==> flow/config.mk <==
export PLATFORM = sky130hd
export DESIGN_NAME = FourBitCPU
export DESIGN_NICKNAME = FourBitCPU
export VERILOG_FILES = /design/flow/design.v
export SDC_FILE = /design/flow/constraint.sdc
export NUM_CORES = 4
export LEC_CHECK = 0
export ABC_AREA = 1
export CAP_MARGIN = 15
export CELL_PAD_IN_SITES_DETAIL_PLACEMENT = 2
export CORE_MARGIN = 6
export CORE_UTILIZATION = 68
export CTS_CLUSTER_DIAMETER = 225
export GPL_ROUTABILITY_DRIVEN = 0
export GPL_TIMING_DRIVEN = 1
export HOLD_SLACK_MARGIN = -0.03
export PLACE_DENSITY = 0.9
export SLEW_MARGIN = 40
export TNS_END_PERCENT = 90
==> flow/constraint.sdc <==
create_clock -name core_clock -period 9.7 [get_ports {clk}]
set_input_delay 1.9400 -clock core_clock [delete_from_list [all_inputs] [get_ports {clk}]]
set_output_delay 1.9400 -clock core_clock [all_outputs]
set_load 0.01 [all_outputs]
==> flow/design.v <==
`timescale 1ns / 1ps
module FourBitCPU(rst, clk, opcode, address, myinput, myoutput, HLT, s_flag, z_flag, c_flag);
parameter n=4;
localparam DEPTH = 2**n;
input rst, clk;
input [3:0] opcode;
input [n-1:0] address;
input [7:0] myinput;
output reg [7:0] myoutput;
output reg HLT, s_flag, z_flag, c_flag;
reg [n-1:0] stackPoint;
reg [7:0] stackReg [0:DEPTH-1];
reg [7:0] mem [0:DEPTH-1];
reg [4:0] progCount;
integer i;
wire [n-1:0] addrNext = address + 1'b1;
wire [n-1:0] spDec    = stackPoint - 1'b1;
wire [7:0] memA   = mem[address];
wire [7:0] memA1  = mem[addrNext];
wire [7:0] mem0   = mem[0];
wire [7:0] stkTop = stackReg[stackPoint];
wire [8:0] sum    = {1'b0, memA} + {1'b0, myinput};
wire       borrow = (memA < myinput);
wire [7:0] andRes = memA & myinput;
wire [7:0] orRes  = memA | myinput;
wire [7:0] xorRes = memA ^ myinput;
always @(posedge clk)
begin
if (rst)
begin
  for (i=0; i<DEPTH; i=i+1)
    begin
      mem[i] <= i;
      stackReg[i] <= i;
    end
  c_flag <= 0;
  z_flag <= 0;
  s_flag <= 0;
  myoutput <= 0;
  HLT <= 0;
  progCount <= 0;
  stackPoint <= 4'b1110;
end
else if (progCount < 16 && !HLT)
begin
progCount <= progCount + 1;
case(opcode)
4'b0000:       
begin
  {c_flag, myoutput} <= sum;
  if (memA == 0) z_flag <= 1;
  s_flag <= 1'b0;
end
4'b0001:       
begin
  s_flag <= borrow;
  c_flag <= borrow;
  z_flag <= (memA == 0);
  myoutput <= memA;
end
4'b0010:       
begin
  mem[address] <= memA1;
  mem[addrNext] <= memA;
  myoutput <= memA1;
end
4'b0011:       
begin
  mem[address] <= mem0;
  if (mem0 == 0) z_flag <= 1;
  myoutput <= mem0;
end
4'b0100:       
begin
  myoutput <= memA >> 1;
end
4'b0101:       
begin
  mem[address] <= myinput;
  myoutput <= myinput;
  z_flag <= (myinput == 0);
end
4'b0110:       
begin
  myoutput <= memA;
  z_flag <= (memA == 0);
end
4'b0111:       
begin
  mem[address] <= andRes;
  myoutput <= andRes;
  if (andRes == 0) z_flag <= 1;
end
4'b1000:       
begin
  c_flag <= 0;
  z_flag <= 0;
  s_flag <= 0;
  myoutput <= memA;
end
4'b1001:       
begin
  mem[address] <= orRes;
  myoutput <= orRes;
  z_flag <= (orRes == 0);
  c_flag <= 1'b0;
  s_flag <= 1'b0;
end
4'b1010:       
begin
  mem[address] <= xorRes;
  myoutput <= xorRes;
  z_flag <= (xorRes == 0);
  c_flag <= 1'b0;
  s_flag <= 1'b0;
end
4'b1011:       
begin
  stackPoint <= spDec;
  stackReg[spDec] <= memA;
  myoutput <= memA;
end
4'b1100:       
begin
  mem[address] <= stkTop;
  stackPoint <= stackPoint + 1'b1;
  myoutput <= stkTop;
end
4'b1101:       
begin
  myoutput <= memA << 1;
  z_flag <= (memA == 0);
end
4'b1110:       
begin
  mem[address] <= ~memA;
  myoutput <= ~memA;
end
4'b1111:       
begin
  HLT <= 1'b1;
end
default: myoutput <= 0;
endcase
end
end
endmodule
==> flow/run.sh <==
#!/bin/bash
# the make line also repeats each setting of config.mk as NAME=value (left out here)
make -C /OpenROAD-flow-scripts/flow DESIGN_CONFIG=/design/flow/config.mk WORK_HOME=/design/flow/orfs CLKGATE_MAP_FILE= finish
==> impl_metrics.ini, run 1 <==
; physical design summary
[synth]
synth_area_leader_cell = edfxtp_1
synth.avg_cell_area_um2 = 7.52
edf_count = 256
syn-cell-area_mm2 = 0.0178
yosysCellCount = 2369
synth.most_common_cell = nand2_1
synthTopCellsByCount = nand2_1, nor2_1, edfxtp_1
syn-num-nets = 2424
synth-main-ff-cell = edfxtp_1
ys.flops = 281
async_flop_share_pct = 0
yosysWarnings = 1
yosys_area_mm2 = 0.0178
synthAoiAreaFrac_pct = 13.7
ys_types = 46
adder_share_pct = 2.64
simple_gate_share_pct = 28.9
postSynthSeqShare_pct = 46.0
xor_area_share_pct = 0.492
top_cells_by_area = edfxtp_1, nand2_1, nor2_1, o21ai_0, inv_1
top_cell_area_share_pct = 43.1
synthMuxAreaShare_pct = 0
synth_cells = 2369
top_logic_kind = simple AND/OR/NAND/NOR gates

[run_status]
firstError = Error: detail_place.tcl, 38 bad optional access
outcome = did not finish
haltStage = 3_5_place_dp

[die]
die_h_um = 174
fp-utilization_pct = 70.1
die_x_um = 174
coreArea_mm2 = 0.0254
chipArea_mm2 = 0.0302
floorplan.rows = 58
ios = 30

[place]
portBuffers = 29
stage by stage:
step,total power (uW),hold slack [ps]
after floorplan,1790,439
after global placement,1970,454
==> inputs of run 2 (changes only) <==
ABC_AREA = not set   (was 1)
CAP_MARGIN = 20   (was 15)
CELL_PAD_IN_SITES_DETAIL_PLACEMENT = not set   (was 2)
CORE_MARGIN = 2   (was 6)
CORE_UTILIZATION = 72   (was 68)
CTS_CLUSTER_DIAMETER = 400   (was 225)
CTS_CLUSTER_SIZE = 10   (was not set)
GPL_ROUTABILITY_DRIVEN = not set   (was 0)
GPL_TIMING_DRIVEN = not set   (was 1)
HOLD_SLACK_MARGIN = not set   (was -0.03)
PLACE_DENSITY = 0.4   (was 0.9)
SETUP_SLACK_MARGIN = 0.63   (was not set)
SLEW_MARGIN = 20   (was 40)
TNS_END_PERCENT = 5   (was 90)
clock period = 4.73 ns   (was 9.7 ns; I/O delays follow)
==> run 2 against run 1 <==
  * Synthesized cell count is 40% lower
  * Area after synthesis is 6.7% lower
  * Now clean on timing, DRC and antenna
  * Die area is 20% lower
==> impl_metrics.ini, run 2 <==
; flow metrics
[run_status]
outcome = timing/DRC/antenna clean

[critical_path]
cp.required_ps = 4970
critical_path.max_stage_delay_ps = 620
cp_slowest_cell = mux2i_1
worstReg2RegStart = mem[0][6]$_DFFE_PP_
path_buffers = 6
rr_endpoint = mem[15][6]$_DFFE_PP_
worst_path_most_repeated_cell = buf_12
rrSetupSlack_ps = 990
endpoint = mem[9][0]$_DFFE_PP_
rr_worst_depth = 14
path_depth = 15
worstPathMaxFanout = 16
cp-start-kind = primary input
worst_setup_path_end_kind = flip-flop
critPathLaunch = address[1]
cp_data_arrival_time_ps = 4560
crit_type = primary input to flip-flop
cp_cell_sequence = dlymetal6s2s_1, buf_12, inv_1, ha_4, buf_12, buf_4, mux4_2, mux2i_1, mux2_2, nand2_1, o21ai_1, a21oi_1, a221oi_4, buf_12, a22oi_1
critical-path-top-delay-family = multiplexers

[power]
power_leader = registers
switchingPower_uw = 2070
switching_share_pct = 30.6
p_leak_uw = 0.00661
ir_drop_mv = 0.370
power_frac_seq_pct = 42.2
powerComb_uw = 1520
p_clk_share_pct = 35.3
internal_power_uw = 4700
p_comb_share_pct = 22.5
p_per_area_mw_per_mm2 = 352
p_clk_uw = 2390
power_sequential_uw = 2860

[final_timing]
rsz0062_at_grt = true
period_needed_ps = 4330
slew_violations = 0
slew_headroom_pct = 38.2
final.period_utilization_pct = 91.5
setup_viol = 0
fin_skew_ps = 30.8
max_freq_ghz = 0.231
finalHoldViolCount = 0
tightestPinTransition_ps = 904

[die]
die_x_um = 156
ios = 30
fp-utilization_pct = 73.4
floorplan.rows = 55
die_h_um = 156
coreArea_mm2 = 0.0226
chipArea_mm2 = 0.0243

[hold_path]
min_to = myoutput[3]$_SDFFE_PP0P_
hold_depth = 2
holdCritStartpoint = myoutput[3]$_SDFFE_PP0P_
hp-class = flip-flop to flip-flop

[finish]
fin_cells = 1805
area_growth_pct = 15.8
final_cell_area_mm2 = 0.0192
num-nets-final = 1559
nFillCells = 1052

[synth]
synthMuxAreaShare_pct = 15.7
ys.flops = 281
synth-main-ff-cell = edfxtp_1
synth_area_leader_cell = edfxtp_1
adder_share_pct = 2.83
top_cell_area_share_pct = 46.3
xor_area_share_pct = 0.836
synth.avg_cell_area_um2 = 11.7
yosys_area_mm2 = 0.0166
synth_cells = 1421
synth.most_common_cell = edfxtp_1
yosysCellCount = 1421
simple_gate_share_pct = 12.2
top_cells_by_area = edfxtp_1, mux4_2, o22ai_1, nor2_1, dfxtp_1
postSynthSeqShare_pct = 49.3
ys_types = 71
syn-cell-area_mm2 = 0.0166
synthAoiAreaFrac_pct = 14.7
async_flop_share_pct = 0
syn-num-nets = 1476
edf_count = 256
synthTopCellsByCount = edfxtp_1, nor2_1, nand2_1
top_logic_kind = multiplexers
yosysWarnings = 1

[grt]
grt_overflow = 0
grtUsageTotal_pct = 51.9
grt_max_degree = 40
grt_pass1_wl_mm = 91.7
grt_pass1_vias = 14600
antenna_found_initial = 2

[clock_tree]
clock_latency_ps = 540
max-clock-path-buffers = 3
h-tree-depth = 2
numCtsBuffers = 34
cts_tree = built
cts.sinks = 281
clk_pin_slew_ps = 50
cts-root-buf = clkbuf_16
ctsHoldBuffers = 0

[job]
log.warning_count = 56
max_cap_viol_count = 0

[place]
place_area_mm2 = 0.0178
routabilityCongestion = 1.12
place_inst = 1729
portBuffers = 29
hpwl_mm = 39.4

[routing]
first_pass_iters = 17
dr_total_vias = 15300
wl_per_cell_um = 35.5
vias_per_cell = 8.50
routed_wl_mm = 64.2
drt_iter0_drc = 3297
route.detailed.drc = 0
drtAntennaViolNets = 0
==> run 2: stage by stage <==
stage | power (uW) | worst slack [ps] | util [%] | setup TNS (ps) | hold slack [ps]
finish | 6770 | 404 | 85.0 | 0 | 456
global placement | 4150 | -11.7 | 78.6 | -11.7 | 445
detailed placement | 4170 | -52.0 | 78.6 | -52.0 | 448
floorplan | 3660 | 553 | - | 0 | 471
CTS | 6540 | 606 | 83.7 | 0 | 455
global route | 6830 | 258 | 85.0 | 0 | 484
==> run 2: final cells by class <==
class	count	area, um2	share of cell area, %
sequential	281	8190	42.5
multi-input combinational	983	7900	41.0
timing repair buffer	167	1700	8.85
clock buffer	45	892	4.64
tap	285	357	1.85
inverter	37	139	0.722
clock inverter	4	63.8	0.332
antenna	3	7.51	0.0390
==> run 2: metal layers <==
layer / share of wire (%) / up-vias / track usage, % / routed length, um
met3: 18 / 596 / 18.8 / 11600
met5: 0 / - / 1.45 / 0
li1: - / 5745 / - / -
met2: 42 / 1936 / 77.5 / 26800
met1: 30 / 7066 / 64.7 / 19100
met4: 10 / 0 / 32.9 / 6610
==> run 2: timing repair <==
item	4_1_cts	5_1_grt
gates resized	6	28
pin swaps	4	6
gates cloned	2	6
buffers inserted	12	4
endpoints found under the setup margin	78	133
==> inputs of run 3 (changes only) <==
CTS_CLUSTER_DIAMETER = 28   (was 400)
CTS_CLUSTER_SIZE = 37   (was 10)
PLACE_DENSITY = 0.35   (was 0.4)
SETUP_SLACK_MARGIN = 1.51   (was 0.63)
TNS_END_PERCENT = not set   (was 5)
clock period = 5.25 ns   (was 4.73 ns; I/O delays follow)
==> run 3 against run 2 <==
  * The run now fails in 5_1_grt
  * Synthesized cell count is the same
  * Die area is the same
  * Area after synthesis is the same
==> impl_metrics.ini, run 3 <==
; physical design summary
[synth]
synth_cells = 1421
xor_area_share_pct = 0.836
yosysWarnings = 1
postSynthSeqShare_pct = 49.3
async_flop_share_pct = 0
adder_share_pct = 2.83
top_logic_kind = multiplexers
synthAoiAreaFrac_pct = 14.7
top_cell_area_share_pct = 46.3
simple_gate_share_pct = 12.2
ys_types = 71
synth.avg_cell_area_um2 = 11.7
syn-cell-area_mm2 = 0.0166
yosys_area_mm2 = 0.0166
syn-num-nets = 1476
top_cells_by_area = edfxtp_1, mux4_2, o22ai_1, nor2_1, dfxtp_1
yosysCellCount = 1421
synth_area_leader_cell = edfxtp_1
synth.most_common_cell = edfxtp_1
synthTopCellsByCount = edfxtp_1, nor2_1, nand2_1
ys.flops = 281
edf_count = 256
synth-main-ff-cell = edfxtp_1
synthMuxAreaShare_pct = 15.7

[place]
place_area_mm2 = 0.0175
hpwl_mm = 39.9
routabilityCongestion = 1.11
portBuffers = 29

[clock_tree]
numCtsBuffers = 54
cts-root-buf = clkbuf_16
h-tree-depth = 2
cts.sinks = 281
max-clock-path-buffers = 3
ctsHoldBuffers = 0

[die]
ios = 30
chipArea_mm2 = 0.0243
fp-utilization_pct = 73.4
coreArea_mm2 = 0.0226
floorplan.rows = 55
die_x_um = 156
die_h_um = 156

[run_status]
outcome = did not finish
firstError = [ERROR GRT-0232] Routing congestion too high. Check the congestion heatmap in the GUI.
haltStage = 5_1_grt

[grt]
grtUsageTotal_pct = 77.1
grt_overflow = 78
==> run 3: per-layer routing <==
layer  track usage, %  GRT overflow
met4             73.5            29
met5             23.8             0
met2             92.4            49
met3             62.1             0
met1             80.1             0
==> run 3: per-stage QoR <==
stage | cells | total power, uW | worst slack [ps]
2_1_floorplan | 1421 | 3370 | 1160
4_1_cts | 1813 | 7410 | 1390
3_3_place_gp | 1687 | 3690 | 484
3_5_place_dp | 1687 | 3720 | 468
==> run 3: timing repair <==
action / 4_1_cts
gates resized: 34
buffers inserted: 25
cloned: 1
endpoints found under the setup margin: 265
pin swaps: 7
==> inputs of run 4 (changes only) <==
CORE_UTILIZATION = 70   (was 72)
CTS_CLUSTER_DIAMETER = not set   (was 28)
CTS_CLUSTER_SIZE = not set   (was 37)
PLACE_DENSITY = not set   (was 0.35)
SETUP_SLACK_MARGIN = 0.33   (was 1.51)
clock period = 3.49 ns   (was 5.25 ns; I/O delays follow)
==> run 4 against run 3 <==
  * Area after synthesis is the same
  * Die area is 2.8% higher
  * Synthesized cell count unchanged
  * The run again fails in 5_1_grt
==> impl_metrics.ini, run 4 <==
; physical design summary
[synth]
syn-cell-area_mm2 = 0.0166
adder_share_pct = 2.83
synth.avg_cell_area_um2 = 11.7
yosysCellCount = 1421
async_flop_share_pct = 0
yosys_area_mm2 = 0.0166
syn-num-nets = 1476
ys.flops = 281
synthAoiAreaFrac_pct = 14.7
postSynthSeqShare_pct = 49.3
synthMuxAreaShare_pct = 15.7
top_cell_area_share_pct = 46.3
edf_count = 256
xor_area_share_pct = 0.836
synth_area_leader_cell = edfxtp_1
yosysWarnings = 1
top_cells_by_area = edfxtp_1, mux4_2, o22ai_1, nor2_1, dfxtp_1
synth-main-ff-cell = edfxtp_1
synthTopCellsByCount = edfxtp_1, nor2_1, nand2_1
synth_cells = 1421
synth.most_common_cell = edfxtp_1
ys_types = 71
simple_gate_share_pct = 12.2
top_logic_kind = multiplexers

[clock_tree]
ctsHoldBuffers = 0
numCtsBuffers = 28
max-clock-path-buffers = 3
h-tree-depth = 1
cts-root-buf = clkbuf_16
cts.sinks = 281

[run_status]
outcome = did not finish
firstError = [ERROR GRT-0116] Global routing finished with congestion. Check the congestion regions in the DRC Viewer.
haltStage = 5_1_grt

[die]
floorplan.rows = 56
fp-utilization_pct = 71.0
coreArea_mm2 = 0.0234
die_h_um = 158
chipArea_mm2 = 0.0250
ios = 30
die_x_um = 158

[grt]
grt_overflow = 12
grtUsageTotal_pct = 76.2

[place]
routabilityCongestion = 1.08
place_inst = 1935
post-place-ws_ps = -697
hpwl_mm = 44.8
portBuffers = 29
place_area_mm2 = 0.0195
run 4: what timing repair did:
| action | 4_1_cts |
|---|---|
| resized | 146 |
| setup buffers | 48 |
| pin swaps | 58 |
| cloned | 7 |
| hold endpoints to repair | 0 |
| setup endpoints to repair | 139 |
run 4: per-stage QoR:
stage | power [uW] | hold slack [ps]
after floorplan | 5070 | 471
after CTS | 9380 | 462
after detailed placement | 5950 | 454
after global placement | 5890 | 443
run 4: layer usage:
metal / GRT overflow / GRT usage (%)
met1: 0 / 77.6
met2: 4 / 90.4
met3: 3 / 62.4
met4: 2 / 73.1
met5: 3 / 38.9
==> inputs of run 5 (changes only) <==
CORE_ASPECT_RATIO = 1.48   (was not set)
CORE_UTILIZATION = 40   (was 70)
CTS_CLUSTER_DIAMETER = 365   (was not set)
HOLD_SLACK_MARGIN = -0.03   (was not set)
SETUP_SLACK_MARGIN = not set   (was 0.33)
TNS_END_PERCENT = 85   (was not set)
clock period = 8.0 ns   (was 3.49 ns; I/O delays follow)
==> run 5 against run 4 <==
  * The run now finishes clean
  * Synthesized cell count is the same
  * Die area grew 73%
  * Area after synthesis is the same
==> impl_metrics.ini, run 5 <==
; flow metrics
[hold_path]
hp-class = flip-flop to flip-flop
min_to = myoutput[5]$_SDFFE_PP0P_
hold_depth = 2
holdCritStartpoint = myoutput[5]$_SDFFE_PP0P_

[clock_tree]
numCtsBuffers = 27
cts.sinks = 281
max-clock-path-buffers = 3
clk_pin_slew_ps = 60
ctsHoldBuffers = 0
h-tree-depth = 1
cts_setup_buffers = 0
cts_resized = 0
cts_tree = built
clock_latency_ps = 560
cts-root-buf = clkbuf_16

[grt]
top_usage_layer = met2
grt_pass1_wl_mm = 84.7
grt_pass1_vias = 13000
grtUsageTotal_pct = 26.7
grt_max_degree = 47
grt_util_met2_pct = 45.8
use_met1_pct = 31.5
grt_overflow = 0
antenna_found_initial = 0
grt_use_met3_pct = 3.70

[final_timing]
setup_viol = 0
slew_headroom_pct = 23.8
final.period_utilization_pct = 73.0
max_freq_ghz = 0.171
rsz0062_at_grt = false
setup_ws_ps = 2160
tightestPinTransition_ps = 1140
period_needed_ps = 5840
finalHoldViolCount = 0
fin_setup_tns_ps = 0
fin_skew_ps = 11.0
slew_violations = 0

[run_status]
outcome = timing/DRC/antenna clean

[routing]
route.detailed.drc = 0
first_pass_iters = 8
drtAntennaViolNets = 0
drt_iter0_drc = 1559
routed_wl_mm = 57.1
wl_per_cell_um = 29.1
dr_total_vias = 12900
n_antenna_cell = 0
vias_per_cell = 6.56

[power]
p_per_area_mw_per_mm2 = 203
powerComb_uw = 720
p_leak_uw = 0.00591
switchingPower_uw = 1080
power_frac_seq_pct = 45.2
p_clk_uw = 1310
switching_share_pct = 29.2
power_sequential_uw = 1680
ir_drop_mv = 0.211
p_comb_share_pct = 19.4
internal_power_uw = 2630
power_leader = registers
p_clk_share_pct = 35.4

[critical_path]
cp-start-kind = primary input
critical-path-top-delay-family = AND-OR/OR-AND gates
worst_path_most_repeated_cell = a221oi_4
rr_worst_depth = 11
worstPathMaxFanout = 16
cp_cell_sequence = clkdlybuf4s50_1, and2_1, a221oi_4, inv_1, ha_1, o21ai_0, a22oi_1, o21ai_1, a21oi_1, a221oi_4, o22ai_1
cp_slowest_cell = a221oi_4
path_depth = 11
cp.required_ps = 8270
critPathLaunch = address[3]
cp_data_arrival_time_ps = 6110
rrSetupSlack_ps = 3460
rr_endpoint = mem[15][4]$_DFFE_PP_
crit_type = primary input to flip-flop
worstReg2RegStart = mem[0][4]$_DFFE_PP_
worst_setup_path_end_kind = flip-flop
endpoint = mem[15][4]$_DFFE_PP_
critical_path.max_stage_delay_ps = 950
path_buffers = 2

[synth]
postSynthSeqShare_pct = 49.3
top_cell_area_share_pct = 46.3
synth_area_leader_cell = edfxtp_1
syn-cell-area_mm2 = 0.0166
adder_share_pct = 2.83
synthAoiAreaFrac_pct = 14.7
edf_count = 256
synth-main-ff-cell = edfxtp_1
yosys_area_mm2 = 0.0166
yosysWarnings = 1
top_cells_by_area = edfxtp_1, mux4_2, o22ai_1, nor2_1, dfxtp_1
synth_cells = 1421
async_flop_share_pct = 0
simple_gate_share_pct = 12.2
xor_area_share_pct = 0.836
ys_types = 71
synth.avg_cell_area_um2 = 11.7
top_logic_kind = multiplexers
synthTopCellsByCount = edfxtp_1, nor2_1, nand2_1
ys.flops = 281
synth.most_common_cell = edfxtp_1
synthMuxAreaShare_pct = 15.7
syn-num-nets = 1476
yosysCellCount = 1421

[place]
hpwl_mm = 40.5
place_area_mm2 = 0.0174
post-place-ws_ps = 1840
portBuffers = 29
routabilityCongestion = 1.01

[die]
fp-utilization_pct = 40.7
die_h_um = 252
coreArea_mm2 = 0.0409
die_x_um = 172
floorplan.rows = 90
chipArea_mm2 = 0.0432
ios = 30

[job]
log.warning_count = 50
max_cap_viol_count = 0

[finish]
seq_area_mm2 = 0.00819
num-nets-final = 1448
nFillCells = 3753
combGateArea_mm2 = 0.00780
final_cell_area_mm2 = 0.0182
area_growth_pct = 9.76
-- run 5: layout make-up --
class | instances | share of cell area, %
sequential | 281 | 44.9
multi-input combinational | 983 | 42.8
tap | 552 | 3.79
clock buffer | 30 | 3.77
timing repair buffer | 63 | 2.99
clock inverter | 17 | 1.04
inverter | 37 | 0.761
-- run 5: per-stage QoR --
stage                     utilization, %  cells  total power [uW]  hold WS (ps)
final                               44.6   1963              3710           458
after global routing                44.6   1963              3810           486
after CTS                           44.6   1963              3710           463
after detailed placement            42.5   1916              2410           455
after global placement              42.5   1915              2410           449
after floorplan                        -   1421              2150           471
-- run 5: metal layers --
layer | vias to the layer above | share of wire (%)
li1 | 5499 | -
met1 | 6396 | 35
met2 | 781 | 50
met3 | 201 | 8.0
met4 | 0 | 7.1
met5 | - | 0
==> inputs of run 6 (changes only) <==
CORE_ASPECT_RATIO = not set   (was 1.48)
CTS_CLUSTER_DIAMETER = not set   (was 365)
HOLD_SLACK_MARGIN = not set   (was -0.03)
TNS_END_PERCENT = not set   (was 85)
clock period = 3.88 ns   (was 8.0 ns; I/O delays follow)
==> run 6 against run 5 <==
  * Largest power group unchanged
  * Largest cell class unchanged
  * Critical path depth is 2 higher
  * Flip-flop count stayed put
  * Worst hold slack better by 16 ps
  * Clock skew is 6.7 ps higher
  * Synthesized cell count stayed put
  * Critical path type unchanged
  * First-iteration DRC count is 3.3% higher
  * Count of clock-buffer cells in the layout is 5 higher
  * Sequential power is 110% higher
==> impl_metrics.ini, run 6 <==
; flow metrics
[power]
p_comb_share_pct = 22.4
power_sequential_uw = 3470
p_clk_uw = 2890
p_clk_share_pct = 35.2
p_per_area_mw_per_mm2 = 410
internal_power_uw = 5790
power_frac_seq_pct = 42.3
power_uw = 8190
power_leader = registers
ir_drop_mv = 0.341
switchingPower_uw = 2400
powerComb_uw = 1840
p_leak_uw = 0.00694
switching_share_pct = 29.3

[synth]
yosysCellCount = 1421
xor_area_share_pct = 0.836
ys_types = 71
top_cell_area_share_pct = 46.3
synth_area_leader_cell = edfxtp_1
synthMuxAreaShare_pct = 15.7
simple_gate_share_pct = 12.2
syn-cell-area_mm2 = 0.0166
synth.avg_cell_area_um2 = 11.7
yosysWarnings = 1
top_cells_by_area = edfxtp_1, mux4_2, o22ai_1, nor2_1, dfxtp_1
postSynthSeqShare_pct = 49.3
synthAoiAreaFrac_pct = 14.7
adder_share_pct = 2.83
synth.most_common_cell = edfxtp_1
yosys_area_mm2 = 0.0166
synth_cells = 1421
syn-num-nets = 1476
ys.flops = 281
synth-main-ff-cell = edfxtp_1
top_logic_kind = multiplexers
async_flop_share_pct = 0
edf_count = 256
synthTopCellsByCount = edfxtp_1, nor2_1, nand2_1

[routing]
route.detailed.drc = 0
first_pass_iters = 6
drt_iter0_drc = 1611
vias_per_cell = 6.40
drtAntennaViolNets = 0
dr_total_vias = 13700
n_antenna_cell = 0
routed_wl_mm = 59.4
wl_per_cell_um = 27.7

[clock_tree]
cts.sinks = 281
clk_pin_slew_ps = 60
cts_tree = built
cts-root-buf = clkbuf_16
ctsHoldBuffers = 0
max-clock-path-buffers = 3
h-tree-depth = 1
clock_latency_ps = 580
cts_setup_buffers = 0
numCtsBuffers = 31

[hold_path]
min_to = myoutput[3]$_SDFFE_PP0P_
hp-class = flip-flop to flip-flop
hold_depth = 2
holdCritStartpoint = myoutput[3]$_SDFFE_PP0P_

[finish]
area_growth_pct = 20.1
final_cell_area_mm2 = 0.0200
num-nets-final = 1644
combGateArea_mm2 = 0.00781
seq_area_mm2 = 0.00819
post-route-util_pct = 48.8
nFillCells = 3717
fin_cells = 2145

[critical_path]
cp-start-kind = primary input
cp_slowest_cell = mux4_2
worst_path_most_repeated_cell = buf_4
rr_worst_depth = 13
crit_type = primary input to flip-flop
critical-path-top-delay-family = multiplexers
worstReg2RegStart = mem[9][6]$_DFFE_PP_
cp_data_arrival_time_ps = 3980
endpoint = mem[8][3]$_DFFE_PP_
cp.required_ps = 4180
critPathLaunch = address[0]
path_depth = 13
worstPathMaxFanout = 14
worst_setup_path_end_kind = flip-flop
rr_endpoint = mem[7][6]$_DFFE_PP_
cp_cell_sequence = buf_4, buf_4, inv_1, ha_2, buf_4, mux4_2, mux4_2, o22ai_1, a2111oi_1, a211oi_2, buf_12, and3_1, a21oi_1
critical_path.max_stage_delay_ps = 570
path_buffers = 5
rrSetupSlack_ps = 420

[die]
die_h_um = 208
fp-utilization_pct = 40.6
floorplan.rows = 74
die_x_um = 208
coreArea_mm2 = 0.0409
ios = 30
chipArea_mm2 = 0.0432

[grt]
grt_pass1_vias = 13400
grt_overflow = 0
grt_pass1_wl_mm = 88.0
grt_max_degree = 39
antenna_found_initial = 0
grtUsageTotal_pct = 27.0

[place]
hpwl_mm = 42.8
routabilityCongestion = 0.988
place_inst = 2088
portBuffers = 29
place_area_mm2 = 0.0190

[job]
log.warning_count = 51
max_cap_viol_count = 0

[final_timing]
slew_violations = 0
finalHoldViolCount = 0
setup_viol = 0
fin_skew_ps = 17.8
hold_ws_ps = 474
max_freq_ghz = 0.272
final.period_utilization_pct = 94.7
rsz0062_at_grt = false
tightestPinTransition_ps = 767
period_needed_ps = 3670
slew_headroom_pct = 47.5

[run_status]
outcome = timing/DRC/antenna clean
==> run 6: metrics by stage <==
| stage | worst slack, ps | setup TNS (ps) |
|---|---|---|
| final | 206 | 0 |
| after CTS | 243 | 0 |
| after floorplan | -101 | -101 |
| after global routing | 9.38 | 0 |
| after detailed placement | -349 | -31000 |
| after global placement | -317 | -27200 |
==> run 6: layout make-up <==
class | instances | share of cell area [%]
sequential | 281 | 41.0
timing repair buffer | 255 | 10.9
multi-input combinational | 983 | 39.1
clock buffer | 35 | 3.96
clock inverter | 22 | 0.971
inverter | 37 | 0.696
tap | 532 | 3.33
==> run 6: what timing repair did <==
action / 4_1_cts / 5_1_grt
gates resized: 0 / 5
setup endpoints to repair: 0 / 3
hold endpoints to repair: 0 / 0
==> run 6: routing by layer <==
metal  global-route usage [%]  part of all wire, %  vias up
li1                         -                    -     5917
met1                     37.2                   41     6932
met2                     43.5                   46      760
met3                     3.98                  8.5      129
met4                     9.83                  4.1        0
met5                        0                    0        -
==> inputs of run 7 (changes only) <==
CORE_UTILIZATION = 71   (was 40)
CTS_CLUSTER_SIZE = 37   (was not set)
SETUP_SLACK_MARGIN = -0.39   (was not set)
clock period = 5.53 ns   (was 3.88 ns; I/O delays follow)
==> run 7 against run 6 <==
  * Still clean
  * Die area down 43%
  * Register-to-register slack better by 740 ps
  * Setup slack better by 370 ps
  * Wire length down 0.53%
  * Via count increased by 4.9%
  * Worst hold slack got worse by 23 ps
  * First-iteration DRC count increased by 81%
  * Combinational power fell by 42%
  * Global-route usage rose by 22 points
  * Cell count fell by 18%
  * Critical endpoint is now mem[2][6]$_DFFE_PP_
  * Largest cell class unchanged
==> impl_metrics.ini, run 7 <==
; flow metrics
[run_status]
outcome = timing/DRC/antenna clean

[routing]
drtAntennaViolNets = 0
dr_wl_met3_mm = 9.75
n_antenna_cell = 0
wl_per_cell_um = 33.7
routed_wl_mm = 59.0
route.detailed.drc = 0
wl_met2_mm = 26.2
vias_per_cell = 8.23
dr_total_vias = 14400
top_layer = met4
first_pass_iters = 10
drt_iter0_drc = 2912
drt-met1-wl_mm = 18.5

[critical_path]
critical_path.max_stage_delay_ps = 590
cp_slowest_cell = mux4_2
cp_data_arrival_time_ps = 5220
worstPathMaxFanout = 33
cp.required_ps = 5800
rr_endpoint = mem[2][6]$_DFFE_PP_
worst_setup_path_end_kind = flip-flop
path_buffers = 4
rrSetupSlack_ps = 1160
endpoint = mem[2][6]$_DFFE_PP_
critical-path-top-delay-family = AND-OR/OR-AND gates
critPathLaunch = address[0]
cp_cell_sequence = buf_4, buf_12, mux4_2, a221oi_4, inv_1, ha_1, nor3_1, o21ai_0, a21oi_1, a21oi_1, a211oi_1, o21a_1, buf_4, o22ai_1
rr_worst_depth = 13
cp-start-kind = primary input
path_depth = 14
worstReg2RegStart = mem[0][6]$_DFFE_PP_
crit_type = primary input to flip-flop

[power]
switchingPower_uw = 1670
powerComb_uw = 1070
ir_drop_mv = 0.351
switching_share_pct = 30.1
internal_power_uw = 3880
p_clk_uw = 2030
p_leak_uw = 0.00604
power_frac_seq_pct = 44.2
p_comb_share_pct = 19.3
power_sequential_uw = 2450
power_leader = registers
p_clk_share_pct = 36.6
p_per_area_mw_per_mm2 = 305

[die]
ios = 30
die_h_um = 157
coreArea_mm2 = 0.0228
floorplan.rows = 55
fp-utilization_pct = 73.0
chipArea_mm2 = 0.0246
die_x_um = 157

[clock_tree]
ctsHoldBuffers = 0
clock_latency_ps = 570
cts_setup_buffers = 0
clk_pin_slew_ps = 70
cts_tree = built
cts.sinks = 281
cts_resized = 0
max-clock-path-buffers = 3
h-tree-depth = 1
numCtsBuffers = 29
cts-root-buf = clkbuf_16

[synth]
synth-main-ff-cell = edfxtp_1
xor_area_share_pct = 0.836
synth.most_common_cell = edfxtp_1
syn-cell-area_mm2 = 0.0166
async_flop_share_pct = 0
yosysCellCount = 1421
synthAoiAreaFrac_pct = 14.7
edf_count = 256
yosysWarnings = 1
synth_cells = 1421
ys_types = 71
ys.flops = 281
synthMuxAreaShare_pct = 15.7
syn-num-nets = 1476
synth.avg_cell_area_um2 = 11.7
adder_share_pct = 2.83
yosys_area_mm2 = 0.0166
top_cell_area_share_pct = 46.3
top_cells_by_area = edfxtp_1, mux4_2, o22ai_1, nor2_1, dfxtp_1
top_logic_kind = multiplexers
postSynthSeqShare_pct = 49.3
synth_area_leader_cell = edfxtp_1
simple_gate_share_pct = 12.2
synthTopCellsByCount = edfxtp_1, nor2_1, nand2_1

[hold_path]
hp-class = flip-flop to flip-flop
hold_depth = 2
min_to = myoutput[5]$_SDFFE_PP0P_
holdCritStartpoint = myoutput[5]$_SDFFE_PP0P_

[final_timing]
fin_skew_ps = 9.25
tightestPinTransition_ps = 1060
final.period_utilization_pct = 89.5
slew_headroom_pct = 28.8
rsz0062_at_grt = false
hold_ws_ps = 452
max_freq_ghz = 0.202
finalHoldViolCount = 0
setup_viol = 0
period_needed_ps = 4950
slew_violations = 0
fin_setup_tns_ps = 0

[place]
routabilityCongestion = 1.04
hpwl_mm = 37.6
portBuffers = 29

[grt]
grt_pass1_wl_mm = 88.5
antenna_found_initial = 0
grt_max_degree = 40
grt_pass1_vias = 13900
grtUsageTotal_pct = 49.3
grt_overflow = 0

[finish]
num-nets-final = 1471
area_growth_pct = 9.49

[job]
max_cap_viol_count = 0
log.warning_count = 53
[run 7: layout make-up]
cell class                 count  area, um2
multi-input combinational    983       7800
sequential                   281       8190
fill                        1239       4580
clock buffer                  34        764
inverter                      37        139
timing repair buffer          84        721
clock inverter                19        194
tap                          313        392
[run 7: routing by layer]
metal,track usage [%],vias up
met2,74.5,1691
met5,0,-
met1,63.6,6744
met3,16.0,421
li1,-,5562
met4,27.8,0
[run 7: stage by stage]
step	power [uW]	instance area (um2)	instances	setup slack [ps]	util (%)
after global routing	5610	18200	1751	504	79.9
after CTS	5450	18200	1751	887	79.9
after global placement	3450	17200	1698	401	75.7
after floorplan	3110	16600	1421	650	-
after detailed placement	3470	17200	1698	415	75.7
final	5550	18200	1751	581	79.9
==> inputs of run 8 (changes only) <==
CELL_PAD_IN_SITES_DETAIL_PLACEMENT = 2   (was not set)
CELL_PAD_IN_SITES_GLOBAL_PLACEMENT = 1   (was not set)
CORE_UTILIZATION = 47   (was 71)
CTS_CLUSTER_SIZE = not set   (was 37)
SETUP_SLACK_MARGIN = 0.92   (was -0.39)
SLEW_MARGIN = 35   (was 20)
clock period = 6.21 ns   (was 5.53 ns; I/O delays follow)
==> run 8 against run 7 <==
  * Via count decreased by 4.7%
  * Non-clock buffer count increased by 4
  * Clock power down 4%
  * Register-to-register slack improved by 970 ps
  * Still clean on timing, DRC and antenna
==> impl_metrics.ini, run 8 <==
; flow metrics
[die]
fp-utilization_pct = 47.9
die_h_um = 192
coreArea_mm2 = 0.0347
floorplan.rows = 68
die_x_um = 192
ios = 30
chipArea_mm2 = 0.0369

[critical_path]
cp_slowest_cell = clkdlybuf4s50_1
worstPathMaxFanout = 11
critical-path-top-delay-family = AND-OR/OR-AND gates
cp.required_ps = 6700
worstReg2RegStart = mem[0][7]$_DFFE_PP_
critical_path.max_stage_delay_ps = 840
rrSetupSlack_ps = 2130
worst_setup_path_end_kind = flip-flop
cp_cell_sequence = clkdlybuf4s50_1, and2_1, a221oi_4, inv_1, ha_1, inv_1, fa_1, nor2b_1, o21ai_0, a21oi_1, o21ai_0, a21boi_0, o21a_1, o22ai_1, a31oi_1
cp-start-kind = primary input
critPathLaunch = address[2]
crit_type = primary input to flip-flop
rr_endpoint = mem[15][7]$_DFFE_PP_
path_buffers = 3
path_depth = 15
cp_data_arrival_time_ps = 5590
rr_worst_depth = 11
endpoint = c_flag$_SDFFE_PP0P_

[power]
power_leader = registers
power_sequential_uw = 2180
power_frac_seq_pct = 42.5
powerComb_uw = 998
p_clk_uw = 1950
p_comb_share_pct = 19.5
p_clk_share_pct = 38.1
p_per_area_mw_per_mm2 = 277
switchingPower_uw = 1580
ir_drop_mv = 0.228
p_leak_uw = 0.00612
switching_share_pct = 30.8
internal_power_uw = 3550

[synth]
simple_gate_share_pct = 12.2
synth-main-ff-cell = edfxtp_1
async_flop_share_pct = 0
adder_share_pct = 2.83
synth_area_leader_cell = edfxtp_1
top_logic_kind = multiplexers
synthMuxAreaShare_pct = 15.7
ys.flops = 281
postSynthSeqShare_pct = 49.3
yosysWarnings = 1
syn-num-nets = 1476
top_cell_area_share_pct = 46.3
ys_types = 71
edf_count = 256
synth.avg_cell_area_um2 = 11.7
synth_cells = 1421
synthTopCellsByCount = edfxtp_1, nor2_1, nand2_1
yosys_area_mm2 = 0.0166
top_cells_by_area = edfxtp_1, mux4_2, o22ai_1, nor2_1, dfxtp_1
synth.most_common_cell = edfxtp_1
syn-cell-area_mm2 = 0.0166
yosysCellCount = 1421
synthAoiAreaFrac_pct = 14.7
xor_area_share_pct = 0.836

[final_timing]
fin_setup_tns_ps = 0
slew_violations = 0
tightestPinTransition_ps = 876
max_freq_ghz = 0.196
hold_ws_ps = 472
rsz0062_at_grt = false
fin_skew_ps = 16.5
slew_headroom_pct = 41.1
setup_viol = 0
period_needed_ps = 5100
finalHoldViolCount = 0
final.period_utilization_pct = 82.1

[hold_path]
min_to = myoutput[5]$_SDFFE_PP0P_
hp-class = flip-flop to flip-flop
holdCritStartpoint = myoutput[5]$_SDFFE_PP0P_
hold_depth = 2

[place]
hpwl_mm = 48.3
routabilityCongestion = 1.01
portBuffers = 29

[clock_tree]
cts-root-buf = clkbuf_16
ctsHoldBuffers = 0
cts_setup_buffers = 0
cts.sinks = 281
cts_tree = built
clk_pin_slew_ps = 70
max-clock-path-buffers = 3
h-tree-depth = 2
numCtsBuffers = 34
clock_latency_ps = 560

[grt]
grtUsageTotal_pct = 38.4
grt_pass1_vias = 14400
grt_overflow = 0
grt_pass1_wl_mm = 101
grt_max_degree = 53
antenna_found_initial = 1

[routing]
drtAntennaViolNets = 0
vias_per_cell = 7.22
dr_total_vias = 13700
drt_iter0_drc = 1633
n_antenna_cell = 0
first_pass_iters = 5
route.detailed.drc = 0
routed_wl_mm = 69.1
wl_per_cell_um = 36.3

[finish]
seq_area_mm2 = 0.00819
num-nets-final = 1480
area_growth_pct = 11.3
nFillCells = 3353
combGateArea_mm2 = 0.00780

[job]
log.warning_count = 52
max_cap_viol_count = 0

[run_status]
outcome = timing/DRC/antenna clean
run 8: area by class of cell:
cell class / count / area share [%]
clock inverters: 13 / 0.663
repair buffers: 88 / 4.03
inverters: 37 / 0.751
well taps: 455 / 3.08
flip-flops and latches: 281 / 44.3
clock buffers: 47 / 5.03
multi-input cells: 983 / 42.2
run 8: timing repair:
item                       4_1_cts  5_1_grt
setup endpoints to repair        0        1
hold endpoints to repair         0        0
gates resized                    0        1
run 8: metrics by stage:
step / worst slack [ps] / std cells / util, % / total power, uW / instance area, um2
2_1_floorplan: 1190 / 1421 / - / 2770 / 16600
4_1_cts: 1150 / 1904 / 53.3 / 5110 / 18500
3_5_place_dp: 626 / 1844 / 50.2 / 3170 / 17400
5_1_grt: 919 / 1904 / 53.3 / 5240 / 18500
6_report: 1110 / 1904 / 53.3 / 5130 / 18500
3_3_place_gp: 766 / 1844 / 50.2 / 3140 / 17400
run 8: per-layer routing:
| layer | GRT usage (%) | share of wire, % | vias up |
|---|---|---|---|
| li1 | - | - | 5586 |
| met2 | 64.1 | 49 | 809 |
| met5 | 0 | 0.019 | - |
| met3 | 6.52 | 7.9 | 224 |
| met1 | 48.6 | 38 | 7126 |
| met4 | 18.4 | 5.3 | 2 |
==> inputs of run 9 (changes only) <==
CELL_PAD_IN_SITES_DETAIL_PLACEMENT = not set   (was 2)
CELL_PAD_IN_SITES_GLOBAL_PLACEMENT = not set   (was 1)
CORE_UTILIZATION = 70   (was 47)
CTS_CLUSTER_SIZE = 32   (was not set)
PLACE_DENSITY_LB_ADDON = 0.22   (was not set)
SETUP_SLACK_MARGIN = 0.96   (was 0.92)
SLEW_MARGIN = 20   (was 35)
clock period = 3.44 ns   (was 6.21 ns; I/O delays follow)
==> run 9 against run 8 <==
  * Synthesized cell count unchanged
  * Area after synthesis unchanged
  * Die area down 32%
  * The flow now stops in 5_1_grt
==> impl_metrics.ini, run 9 <==
; physical design summary
[run_status]
outcome = did not finish
haltStage = 5_1_grt
firstError = [ERROR GRT-0116] Global routing finished with congestion. Check the congestion regions in the DRC Viewer.

[die]
floorplan.rows = 56
die_h_um = 158
fp-utilization_pct = 71.0
die_x_um = 158
chipArea_mm2 = 0.0250
ios = 30
coreArea_mm2 = 0.0234

[clock_tree]
h-tree-depth = 1
numCtsBuffers = 29
cts-root-buf = clkbuf_16
cts.sinks = 281
max-clock-path-buffers = 3
ctsHoldBuffers = 0

[synth]
yosys_area_mm2 = 0.0166
adder_share_pct = 2.83
ys.flops = 281
synthTopCellsByCount = edfxtp_1, nor2_1, nand2_1
synth.most_common_cell = edfxtp_1
synthMuxAreaShare_pct = 15.7
postSynthSeqShare_pct = 49.3
async_flop_share_pct = 0
top_cell_area_share_pct = 46.3
yosysWarnings = 1
yosysCellCount = 1421
synthAoiAreaFrac_pct = 14.7
edf_count = 256
synth_area_leader_cell = edfxtp_1
synth_cells = 1421
top_cells_by_area = edfxtp_1, mux4_2, o22ai_1, nor2_1, dfxtp_1
syn-cell-area_mm2 = 0.0166
xor_area_share_pct = 0.836
simple_gate_share_pct = 12.2
top_logic_kind = multiplexers
ys_types = 71
syn-num-nets = 1476
synth.avg_cell_area_um2 = 11.7
synth-main-ff-cell = edfxtp_1

[place]
place_area_mm2 = 0.0194
post-place-ws_ps = -720
routabilityCongestion = 1.16
portBuffers = 29
hpwl_mm = 43.9

[grt]
grtUsageTotal_pct = 85.9
grt_overflow = 285
-- run 9: metal layers --
layer,GRT overflow,track usage [%]
met5,2,50.3
met4,117,86.2
met3,15,74.9
met2,144,97.1
met1,7,86.4
-- run 9: metrics by stage --
| step | cells | util [%] |
|---|---|---|
| 2_1_floorplan | 1421 | - |
| 3_3_place_gp | 1915 | 83.1 |
| 3_5_place_dp | 1915 | 83.1 |
| 4_1_cts | 2038 | 95.0 |
-- run 9: repair_timing --
action                     CTS
buffers inserted            58
cloned                      12
setup endpoints to repair  523
resized                    215
pin swaps                   70
==> inputs of run 10 (changes only) <==
CORE_UTILIZATION = 20   (was 70)
CTS_CLUSTER_SIZE = not set   (was 32)
PLACE_DENSITY_LB_ADDON = not set   (was 0.22)
SETUP_SLACK_MARGIN = not set   (was 0.96)
clock period = 5.73 ns   (was 3.44 ns; I/O delays follow)
==> run 10 against run 9 <==
  * Now clean on timing, DRC and antenna
  * Die area grew to 3.4 times the previous value
  * Synthesized cell count is the same
  * Area after synthesis is the same
==> impl_metrics.ini, run 10 <==
; flow metrics
[hold_path]
min_to = myoutput[3]$_SDFFE_PP0P_
hold_depth = 2
hp-class = flip-flop to flip-flop
holdCritStartpoint = myoutput[3]$_SDFFE_PP0P_

[clock_tree]
numCtsBuffers = 34
cts_resized = 0
ctsHoldBuffers = 0
h-tree-depth = 2
clock_latency_ps = 540
max-clock-path-buffers = 3
clk_pin_slew_ps = 60
cts_setup_buffers = 0
cts.sinks = 281
cts_tree = built
cts-root-buf = clkbuf_16

[grt]
grt_use_met3_pct = 2.52
grt_pass1_wl_mm = 88.9
antenna_found_initial = 1
grt_overflow = 0
grtUsageTotal_pct = 13.8
grt_max_degree = 41
top_usage_layer = met2
grt_pass1_vias = 13200
grt_util_met2_pct = 24.1
use_met1_pct = 17.2

[finish]
area_growth_pct = 16.6
nFillCells = 8700
num-nets-final = 1490

[critical_path]
worstPathMaxFanout = 35
path_buffers = 5
worstReg2RegStart = mem[0][3]$_DFFE_PP_
worst_setup_path_end_kind = flip-flop
critical-path-top-delay-family = AND-OR/OR-AND gates
rr_worst_depth = 13
cp_slowest_cell = mux4_2
crit_type = primary input to flip-flop
cp_data_arrival_time_ps = 4950
critical_path.max_stage_delay_ps = 590
path_depth = 14
critPathLaunch = address[0]
cp.required_ps = 5990
rrSetupSlack_ps = 1700
cp-start-kind = primary input
endpoint = mem[8][3]$_DFFE_PP_
rr_endpoint = mem[8][3]$_DFFE_PP_
cp_cell_sequence = buf_4, buf_12, mux4_2, a221oi_4, inv_1, ha_1, inv_1, a21oi_1, a221oi_1, a2111oi_0, a211oi_2, buf_4, and3_1, a21oi_1

[job]
log.warning_count = 50
max_cap_viol_count = 0

[synth]
simple_gate_share_pct = 12.2
ys.flops = 281
async_flop_share_pct = 0
syn-num-nets = 1476
synth-main-ff-cell = edfxtp_1
top_cells_by_area = edfxtp_1, mux4_2, o22ai_1, nor2_1, dfxtp_1
ys_types = 71
synth.most_common_cell = edfxtp_1
synthTopCellsByCount = edfxtp_1, nor2_1, nand2_1
top_logic_kind = multiplexers
synthMuxAreaShare_pct = 15.7
synth.avg_cell_area_um2 = 11.7
synthAoiAreaFrac_pct = 14.7
synth_area_leader_cell = edfxtp_1
yosys_area_mm2 = 0.0166
yosysWarnings = 1
adder_share_pct = 2.83
xor_area_share_pct = 0.836
edf_count = 256
synth_cells = 1421
syn-cell-area_mm2 = 0.0166
yosysCellCount = 1421
postSynthSeqShare_pct = 49.3
top_cell_area_share_pct = 46.3

[routing]
first_pass_iters = 6
wl_per_cell_um = 23.6
drtAntennaViolNets = 0
n_antenna_cell = 0
route.detailed.drc = 0
vias_per_cell = 5.20
drt_iter0_drc = 1601
routed_wl_mm = 59.8
dr_total_vias = 13100

[final_timing]
fin_skew_ps = 16.7
finalHoldViolCount = 0
final.period_utilization_pct = 81.8
setup_ws_ps = 1040
tightestPinTransition_ps = 958
setup_viol = 0
period_needed_ps = 4690
max_freq_ghz = 0.213
slew_headroom_pct = 36.1
fin_setup_tns_ps = 0
rsz0062_at_grt = false
slew_violations = 0

[power]
p_clk_share_pct = 38.9
p_per_area_mw_per_mm2 = 287
internal_power_uw = 3960
power_sequential_uw = 2350
switching_share_pct = 28.9
p_leak_uw = 0.00618
ir_drop_mv = 0.157
power_frac_seq_pct = 42.2
power_leader = registers
switchingPower_uw = 1610
p_clk_uw = 2170
powerComb_uw = 1050
p_comb_share_pct = 18.9

[die]
coreArea_mm2 = 0.0821
die_x_um = 292
die_h_um = 292
chipArea_mm2 = 0.0854
ios = 30
floorplan.rows = 105
fp-utilization_pct = 20.2

[run_status]
outcome = timing/DRC/antenna clean

[place]
routabilityCongestion = 0.957
portBuffers = 29
hpwl_mm = 42.4
post-place-ws_ps = 567
run 10: layout make-up:
class	instances	area, um2	area share (%)
timing repair buffer	98	821	4.23
clock inverter	11	145	0.749
sequential	281	8190	42.2
inverter	37	139	0.716
multi-input combinational	983	7800	40.2
tap	1070	1340	6.91
clock buffer	48	955	4.92
run 10: through the flow:
step | instance area [um2] | instances | utilization [%] | hold WS [ps] | power, uW
2_1_floorplan | 16600 | 1421 | - | 471 | 3010
3_3_place_gp | 18300 | 2469 | 22.3 | 459 | 3420
3_5_place_dp | 18300 | 2469 | 22.3 | 456 | 3420
4_1_cts | 19400 | 2528 | 23.6 | 465 | 5590
5_1_grt | 19400 | 2528 | 23.6 | 492 | 5740
6_report | 19400 | 2528 | 23.6 | 464 | 5570
run 10: routing by layer:
metal	vias up	part of all wire, %
li1	5626	-
met1	6712	39
met2	661	50
met3	134	7.7
met4	0	3.3
met5	-	0
==> inputs of run 11 (changes only) <==
ABC_AREA = 1   (was not set)
CORE_UTILIZATION = 72   (was 20)
PLACE_DENSITY_LB_ADDON = 0.08   (was not set)
SETUP_SLACK_MARGIN = -0.45   (was not set)
TNS_END_PERCENT = 5   (was not set)
clock period = 4.73 ns   (was 5.73 ns; I/O delays follow)
==> run 11 against run 10 <==
  * Power rose by 15%
  * Area after synthesis rose by 7.2%
  * Die area fell by 70%
  * Flip-flop count did not move
  * First-iteration DRC count rose by 120%
  * Count of clock-buffer cells in the layout fell by 9
  * Worst hold slack improved by 1.4 ps
  * Via count rose by 38%
  * Global-route usage rose by 33 points
  * Highest routed layer is now met5
  * Clock skew rose by 2.1 ps
  * Wire length rose by 3.6%
  * Setup slack got worse by 610 ps
==> impl_metrics.ini, run 11 <==
; flow metrics
[run_status]
outcome = timing/DRC/antenna clean

[critical_path]
worst_path_most_repeated_cell = nand2_1
path_buffers = 4
rrSetupSlack_ps = 1100
critical_path.max_stage_delay_ps = 550
endpoint = mem[7][4]$_DFFE_PP_
rr_worst_depth = 15
critPathLaunch = address[1]
worstPathMaxFanout = 19
crit_type = primary input to flip-flop
critical-path-top-delay-family = simple AND/OR/NAND/NOR gates
path_depth = 17
rr_endpoint = mem[14][0]$_DFFE_PP_
cp_slowest_cell = clkdlybuf4s50_1
cp-start-kind = primary input
cp_cell_sequence = clkdlybuf4s50_1, inv_1, buf_4, ha_1, buf_4, o21ai_0, o21ai_0, nand2_1, nand2_1, nor3_1, o21bai_1, nand2_1, nand2_1, nand3_1, nand2_2, nand2_1, nand2_1
worstReg2RegStart = mem[0][0]$_DFFE_PP_
cp_data_arrival_time_ps = 4710
cp.required_ps = 5140
worst_setup_path_end_kind = flip-flop

[die]
chipArea_mm2 = 0.0260
coreArea_mm2 = 0.0243
ios = 30
die_x_um = 161
fp-utilization_pct = 73.3
die_h_um = 161
floorplan.rows = 57

[power]
p_comb_share_pct = 21.2
p_leak_uw = 0.00831
internal_power_uw = 4380
p_per_area_mw_per_mm2 = 330
power_frac_seq_pct = 44.4
switching_share_pct = 31.8
p_clk_uw = 2210
power_leader = registers
ir_drop_mv = 0.327
powerComb_uw = 1360
switchingPower_uw = 2040
power_sequential_uw = 2850
p_clk_share_pct = 34.4

[final_timing]
rsz0062_at_grt = false
period_needed_ps = 4290
slew_violations = 0
tightestPinTransition_ps = 813
slew_headroom_pct = 45.8
fin_skew_ps = 18.8
fin_setup_tns_ps = 0
final.period_utilization_pct = 90.8
setup_viol = 0
finalHoldViolCount = 0
max_freq_ghz = 0.233

[finish]
nFillCells = 1654
num-nets-final = 2444
post-route-util_pct = 80.2
fin_cells = 2735
area_growth_pct = 9.42

[grt]
grt_overflow = 0
antenna_found_initial = 1
grt_pass1_vias = 17000
grt_max_degree = 91
grt_pass1_wl_mm = 93.1
grtUsageTotal_pct = 46.8

[place]
routabilityCongestion = 1.12
portBuffers = 29
place_inst = 2683
hpwl_mm = 42.4

[synth]
synthTopCellsByCount = nand2_1, nor2_1, edfxtp_1
synth-main-ff-cell = edfxtp_1
edf_count = 256
syn-num-nets = 2424
syn-cell-area_mm2 = 0.0178
yosys_area_mm2 = 0.0178
top_cells_by_area = edfxtp_1, nand2_1, nor2_1, o21ai_0, inv_1
synth_cells = 2369
ys.flops = 281
top_logic_kind = simple AND/OR/NAND/NOR gates
synth_area_leader_cell = edfxtp_1
xor_area_share_pct = 0.492
synthMuxAreaShare_pct = 0
top_cell_area_share_pct = 43.1
async_flop_share_pct = 0
synthAoiAreaFrac_pct = 13.7
yosysWarnings = 1
synth.most_common_cell = nand2_1
ys_types = 46
synth.avg_cell_area_um2 = 7.52
postSynthSeqShare_pct = 46.0
yosysCellCount = 2369
simple_gate_share_pct = 28.9
adder_share_pct = 2.64

[job]
log.warning_count = 50
max_cap_viol_count = 0

[clock_tree]
cts.sinks = 281
h-tree-depth = 1
ctsHoldBuffers = 0
max-clock-path-buffers = 3
cts_tree = built
clock_latency_ps = 560
cts-root-buf = clkbuf_16
numCtsBuffers = 28
clk_pin_slew_ps = 60
cts_setup_buffers = 0
cts_resized = 0

[hold_path]
min_to = progCount[3]$_SDFFE_PP0P_
hp-class = flip-flop to flip-flop
hold_depth = 2
holdCritStartpoint = progCount[3]$_SDFFE_PP0P_

[routing]
wl_per_cell_um = 22.6
drtAntennaViolNets = 0
drt_iter0_drc = 3531
vias_per_cell = 6.61
dr_total_vias = 18100
first_pass_iters = 11
routed_wl_mm = 61.9
route.detailed.drc = 0
n_antenna_cell = 0
[run 11: routing by layer]
metal  track usage, %  vias to the layer above  routed length [um]
met4             26.4                        2                4520
met2             72.0                     1725               26500
met1             60.9                     8083               20700
met5                0                        -                  10
li1                 -                     7858                   -
met3             12.1                      418               10200
[run 11: final cells by class]
class / count / area [um2] / share of cell area, %
clock buffers: 39 / 763 / 3.91
clock inverters: 13 / 130 / 0.667
repair buffers: 100 / 871 / 4.47
well taps: 324 / 405 / 2.08
multi-input cells: 1718 / 8160 / 41.8
inverters: 260 / 978 / 5.02
flip-flops and latches: 281 / 8190 / 42.0
[run 11: through the flow]
step	hold WS [ps]	cell area (um2)	worst slack [ps]	total power, uW
after floorplan	439	17800	731	3660
after global placement	452	18600	272	4140
after detailed placement	457	18600	161	4160
after CTS	465	19500	691	6300
after global routing	490	19500	445	6540
final	465	19500	437	6430
==> inputs of run 12 (changes only) <==
CORE_UTILIZATION = 71   (was 72)
CTS_CLUSTER_SIZE = 37   (was not set)
PLACE_DENSITY_LB_ADDON = not set   (was 0.08)
SETUP_SLACK_MARGIN = -0.03   (was -0.45)
TNS_END_PERCENT = not set   (was 5)
clock period = 4.55 ns   (was 4.73 ns; I/O delays follow)
==> run 12 against run 11 <==
  * Still clean on timing, DRC and antenna
  * Clock power is 3% higher
  * Utilization is 0.053 points lower
  * Combinational power is 5% higher
  * Synthesized cell count stayed put
  * Wire length is 2.4% lower
  * Cell count is 0.40% higher
  * Count of clock-buffer cells in the layout is 3 lower
  * Worst hold slack better by 4.7 ps
  * Critical path depth is 1 higher
  * Setup slack worse by 50 ps
  * Non-clock buffer count is 12 higher
  * Critical path type unchanged
  * Critical endpoint is now mem[0][3]$_DFFE_PP_
  * Largest power group unchanged
==> impl_metrics.ini, run 12 <==
; flow metrics
[die]
chipArea_mm2 = 0.0264
coreArea_mm2 = 0.0245
fp-utilization_pct = 72.8
floorplan.rows = 57
die_x_um = 162
ios = 30
die_h_um = 162

[routing]
drt-met1-wl_mm = 19.8
wl_met2_mm = 26.3
vias_per_cell = 6.55
dr_total_vias = 18000
drtAntennaViolNets = 0
first_pass_iters = 8
route.detailed.drc = 0
dr_wl_met3_mm = 10.6
routed_wl_mm = 60.4
wl_per_cell_um = 22.0
drt_iter0_drc = 3394
top_layer = met4

[synth]
adder_share_pct = 2.64
syn-num-nets = 2424
xor_area_share_pct = 0.492
synthMuxAreaShare_pct = 0
synthTopCellsByCount = nand2_1, nor2_1, edfxtp_1
synth.most_common_cell = nand2_1
synth-main-ff-cell = edfxtp_1
top_cells_by_area = edfxtp_1, nand2_1, nor2_1, o21ai_0, inv_1
top_cell_area_share_pct = 43.1
synthAoiAreaFrac_pct = 13.7
yosysCellCount = 2369
ys.flops = 281
yosysWarnings = 1
ys_types = 46
async_flop_share_pct = 0
synth_cells = 2369
syn-cell-area_mm2 = 0.0178
synth.avg_cell_area_um2 = 7.52
synth_area_leader_cell = edfxtp_1
yosys_area_mm2 = 0.0178
edf_count = 256
postSynthSeqShare_pct = 46.0
top_logic_kind = simple AND/OR/NAND/NOR gates
simple_gate_share_pct = 28.9

[finish]
area_growth_pct = 9.99
num-nets-final = 2456
seq_area_mm2 = 0.00819
fin_cells = 2746
nFillCells = 1677
combGateArea_mm2 = 0.00816

[power]
p_leak_uw = 0.00838
switching_share_pct = 31.5
power_leader = registers
p_per_area_mw_per_mm2 = 341
switchingPower_uw = 2100
powerComb_uw = 1430
p_clk_uw = 2280
p_comb_share_pct = 21.5
power_frac_seq_pct = 44.5
p_clk_share_pct = 34.1
power_sequential_uw = 2970
internal_power_uw = 4570
ir_drop_mv = 0.302

[place]
hpwl_mm = 41.3
portBuffers = 29
routabilityCongestion = 1.16
place_inst = 2695

[clock_tree]
max-clock-path-buffers = 3
cts.sinks = 281
ctsHoldBuffers = 0
clock_latency_ps = 570
h-tree-depth = 1
cts_setup_buffers = 0
cts-root-buf = clkbuf_16
clk_pin_slew_ps = 60
cts_tree = built
numCtsBuffers = 28
cts_resized = 0

[critical_path]
path_buffers = 5
cp.required_ps = 4860
rr_endpoint = mem[14][0]$_DFFE_PP_
critical-path-top-delay-family = simple AND/OR/NAND/NOR gates
crit_type = primary input to flip-flop
path_depth = 18
rr_worst_depth = 15
cp_slowest_cell = clkdlybuf4s50_1
critical_path.max_stage_delay_ps = 460
cp_cell_sequence = clkdlybuf4s50_1, inv_1, buf_4, a21oi_1, o21ai_0, nand2_1, nand2_1, nand2_1, nor2_2, ha_1, inv_1, o21ai_0, inv_1, nand2_1, nand3_2, nand2_2, nand2_1, nand2_1
worst_path_most_repeated_cell = nand2_1
worst_setup_path_end_kind = flip-flop
rrSetupSlack_ps = 1170
cp-start-kind = primary input
critPathLaunch = address[1]
worstReg2RegStart = mem[0][0]$_DFFE_PP_
worstPathMaxFanout = 10
cp_data_arrival_time_ps = 4470
endpoint = mem[0][3]$_DFFE_PP_

[grt]
grt_pass1_wl_mm = 90.9
grt_pass1_vias = 16600
grtUsageTotal_pct = 45.6
grt_overflow = 0
antenna_found_initial = 0
grt_max_degree = 50

[hold_path]
hold_depth = 2
min_to = myoutput[3]$_SDFFE_PP0P_
hp-class = flip-flop to flip-flop
holdCritStartpoint = myoutput[3]$_SDFFE_PP0P_

[job]
max_cap_viol_count = 0
log.warning_count = 52

[final_timing]
fin_skew_ps = 21.9
slew_violations = 0
tightestPinTransition_ps = 894
max_freq_ghz = 0.240
fin_setup_tns_ps = 0
slew_headroom_pct = 40.3
final.period_utilization_pct = 91.5
finalHoldViolCount = 0
period_needed_ps = 4160
rsz0062_at_grt = false
setup_viol = 0

[run_status]
outcome = timing/DRC/antenna clean
-- run 12: layout make-up --
class | instances | share of cell area [%]
Antenna cell | 1 | 0.0128
Clock inverter | 14 | 0.638
Multi-Input combinational cell | 1718 | 41.6
Tap cell | 324 | 2.07
Sequential cell | 281 | 41.8
Clock buffer | 36 | 3.84
Inverter | 260 | 4.99
Timing Repair Buffer | 112 | 5.03
-- run 12: stage by stage --
stage                     instance area (um2)  utilization [%]  setup WS, ps  power [uW]  hold WS (ps)
after CTS                               19600             80.1           584        6560           474
final                                   19600             80.1           387        6680           470
after detailed placement                18700             76.5          90.5        4350           462
after global placement                  18700             76.5           141        4330           453
after floorplan                         17800                -           587        3810           439
after global routing                    19600             80.1           256        6810           484
-- run 12: per-layer routing --
| layer | vias up | global-route usage (%) |
|---|---|---|
| met3 | 354 | 13.8 |
| met5 | - | 0 |
| met2 | 1706 | 70.1 |
| li1 | 7898 | - |
| met4 | 0 | 22.2 |
| met1 | 8027 | 59.4 |
==> inputs of run 13 (changes only) <==
ABC_AREA = not set   (was 1)
CORE_UTILIZATION = 67   (was 71)
CTS_CLUSTER_SIZE = 22   (was 37)
SETUP_SLACK_MARGIN = -0.32   (was -0.03)
clock period = 3.18 ns   (was 4.55 ns; I/O delays follow)
==> run 13 against run 12 <==
  * The layout now fails its checks (negative setup slack)
  * Sequential share of layout area is 3.3 points lower
  * First-iteration DRC count is 1.4% lower
  * Sequential power is 43% higher
  * Non-clock buffer count is 287 higher
  * Cell count is 24% lower
  * Area after synthesis is 6.7% lower
  * Via count is 7.9% lower
  * Count of clock-buffer cells in the layout is 2 lower
  * Clock skew is 24 ps higher
  * Combinational power is 83% higher
  * Design area is 8.7% higher
  * Wire length is 19% higher
  * Critical path type is now flip-flop to flip-flop
  * Critical endpoint is now mem[15][6]$_DFFE_PP_
  * Highest routed layer is now met5
==> impl_metrics.ini, run 13 <==
; flow metrics
[die]
die_x_um = 161
floorplan.rows = 57
die_h_um = 161
fp-utilization_pct = 68.3
coreArea_mm2 = 0.0243
ios = 30
chipArea_mm2 = 0.0261

[clock_tree]
max-clock-path-buffers = 3
h-tree-depth = 1
cts_tree = built
clock_latency_ps = 610
numCtsBuffers = 29
ctsHoldBuffers = 0
cts-root-buf = clkbuf_16
clk_pin_slew_ps = 80
cts.sinks = 281

[grt]
antenna_found_initial = 5
use_met1_pct = 67.2
grt_max_degree = 39
grt_util_met2_pct = 81.4
grt_use_met3_pct = 20.6
top_usage_layer = met2
grt_pass1_vias = 16300
grt_pass1_wl_mm = 105
grt_overflow = 0
grtUsageTotal_pct = 54.9

[synth]
synth.avg_cell_area_um2 = 11.7
synthAoiAreaFrac_pct = 14.7
top_cells_by_area = edfxtp_1, mux4_2, o22ai_1, nor2_1, dfxtp_1
top_logic_kind = multiplexers
postSynthSeqShare_pct = 49.3
top_cell_area_share_pct = 46.3
ys.flops = 281
syn-num-nets = 1476
synth-main-ff-cell = edfxtp_1
syn-cell-area_mm2 = 0.0166
synthTopCellsByCount = edfxtp_1, nor2_1, nand2_1
adder_share_pct = 2.83
synth_area_leader_cell = edfxtp_1
synth.most_common_cell = edfxtp_1
xor_area_share_pct = 0.836
yosysWarnings = 1
yosys_area_mm2 = 0.0166
synthMuxAreaShare_pct = 15.7
simple_gate_share_pct = 12.2
yosysCellCount = 1421
ys_types = 71
edf_count = 256
async_flop_share_pct = 0
synth_cells = 1421

[power]
power_frac_seq_pct = 40.8
p_per_area_mw_per_mm2 = 487
power_uw = 10400
p_leak_uw = 0.00779
switchingPower_uw = 3280
ir_drop_mv = 0.636
p_clk_uw = 3520
p_comb_share_pct = 25.3
switching_share_pct = 31.6
power_leader = registers
power_sequential_uw = 4240
powerComb_uw = 2620
internal_power_uw = 7100
p_clk_share_pct = 33.9

[final_timing]
setup_viol = 138
slew_headroom_pct = 36.6
period_needed_ps = 3570
fin_skew_ps = 45.8
setup_ws_ps = -388
hold_ws_ps = 460
rsz0062_at_grt = true
finalHoldViolCount = 0
slew_violations = 0
tightestPinTransition_ps = 944
max_freq_ghz = 0.280
final.period_utilization_pct = 112

[critical_path]
path_depth = 14
critical-path-top-delay-family = AND-OR/OR-AND gates
cp-start-kind = flip-flop
rrSetupSlack_ps = -390
worstReg2RegStart = mem[2][6]$_DFFE_PP_
worst_path_most_repeated_cell = a21oi_1
worstPathMaxFanout = 8
path_buffers = 3
cp_slowest_cell = mux4_2
cp.required_ps = 3490
rr_endpoint = mem[15][6]$_DFFE_PP_
cp_cell_sequence = mux4_2, a22o_4, a221oi_4, inv_2, ha_2, nor3_2, o21ai_1, a21oi_1, a21oi_1, a211oi_1, buf_4, o21a_4, buf_12, o22ai_1
endpoint = mem[15][6]$_DFFE_PP_
rr_worst_depth = 14
critPathLaunch = mem[2][6]$_DFFE_PP_
critical_path.max_stage_delay_ps = 520
worst_setup_path_end_kind = flip-flop
crit_type = flip-flop to flip-flop
cp_data_arrival_time_ps = 3870

[place]
routabilityCongestion = 1.10
place_inst = 2014
hpwl_mm = 46.2
portBuffers = 29

[hold_path]
hold_depth = 2
min_to = myoutput[3]$_SDFFE_PP0P_
hp-class = flip-flop to flip-flop
holdCritStartpoint = myoutput[3]$_SDFFE_PP0P_

[finish]
combGateArea_mm2 = 0.00800
nFillCells = 1009
post-route-util_pct = 87.6
num-nets-final = 1786
area_growth_pct = 28.2
seq_area_mm2 = 0.00819
fin_cells = 2078

[routing]
vias_per_cell = 7.97
drt_iter0_drc = 3347
drtAntennaViolNets = 0
dr_total_vias = 16600
route.detailed.drc = 0
first_pass_iters = 17
routed_wl_mm = 71.8
wl_per_cell_um = 34.5

[run_status]
outcome = complete, but fails checks
so.violations = negative setup slack

[job]
log.warning_count = 54
max_cap_viol_count = 0
## run 13: stage by stage
stage               TNS, ps  instance area (um2)  setup WS [ps]
floorplan            -39480                17000           -499
global placement    -143330                20100          -1170
detailed placement  -180310                20100          -1160
CTS                  -20400                21200           -319
global route         -31240                21300           -386
finish               -27550                21300           -388
## run 13: area by class of cell
| type | count | share of cell area [%] |
|---|---|---|
| Tap cell | 324 | 1.90 |
| Clock buffer | 34 | 3.49 |
| Multi-Input combinational cell | 983 | 37.6 |
| Inverter | 37 | 0.687 |
| Sequential cell | 281 | 38.4 |
| Timing Repair Buffer | 399 | 17.0 |
| Clock inverter | 19 | 0.916 |
| Antenna cell | 1 | 0.0117 |
## run 13: timing repair
| action | 4_1_cts | 5_1_grt |
|---|---|---|
| pin swaps | 9 | 5 |
| resized | 17 | 13 |
| setup buffers | 8 | 2 |
| gates cloned | 1 | 2 |
| setup endpoints to repair | 115 | 63 |
## run 13: routing by layer
metal | vias to the layer above | routed length, um
met3 | 703 | 12800
met2 | 2092 | 30100
met4 | 4 | 7650
met1 | 7535 | 21200
li1 | 6225 | -
met5 | - | 28
Power is estimated from default activity; no workload was simulated.
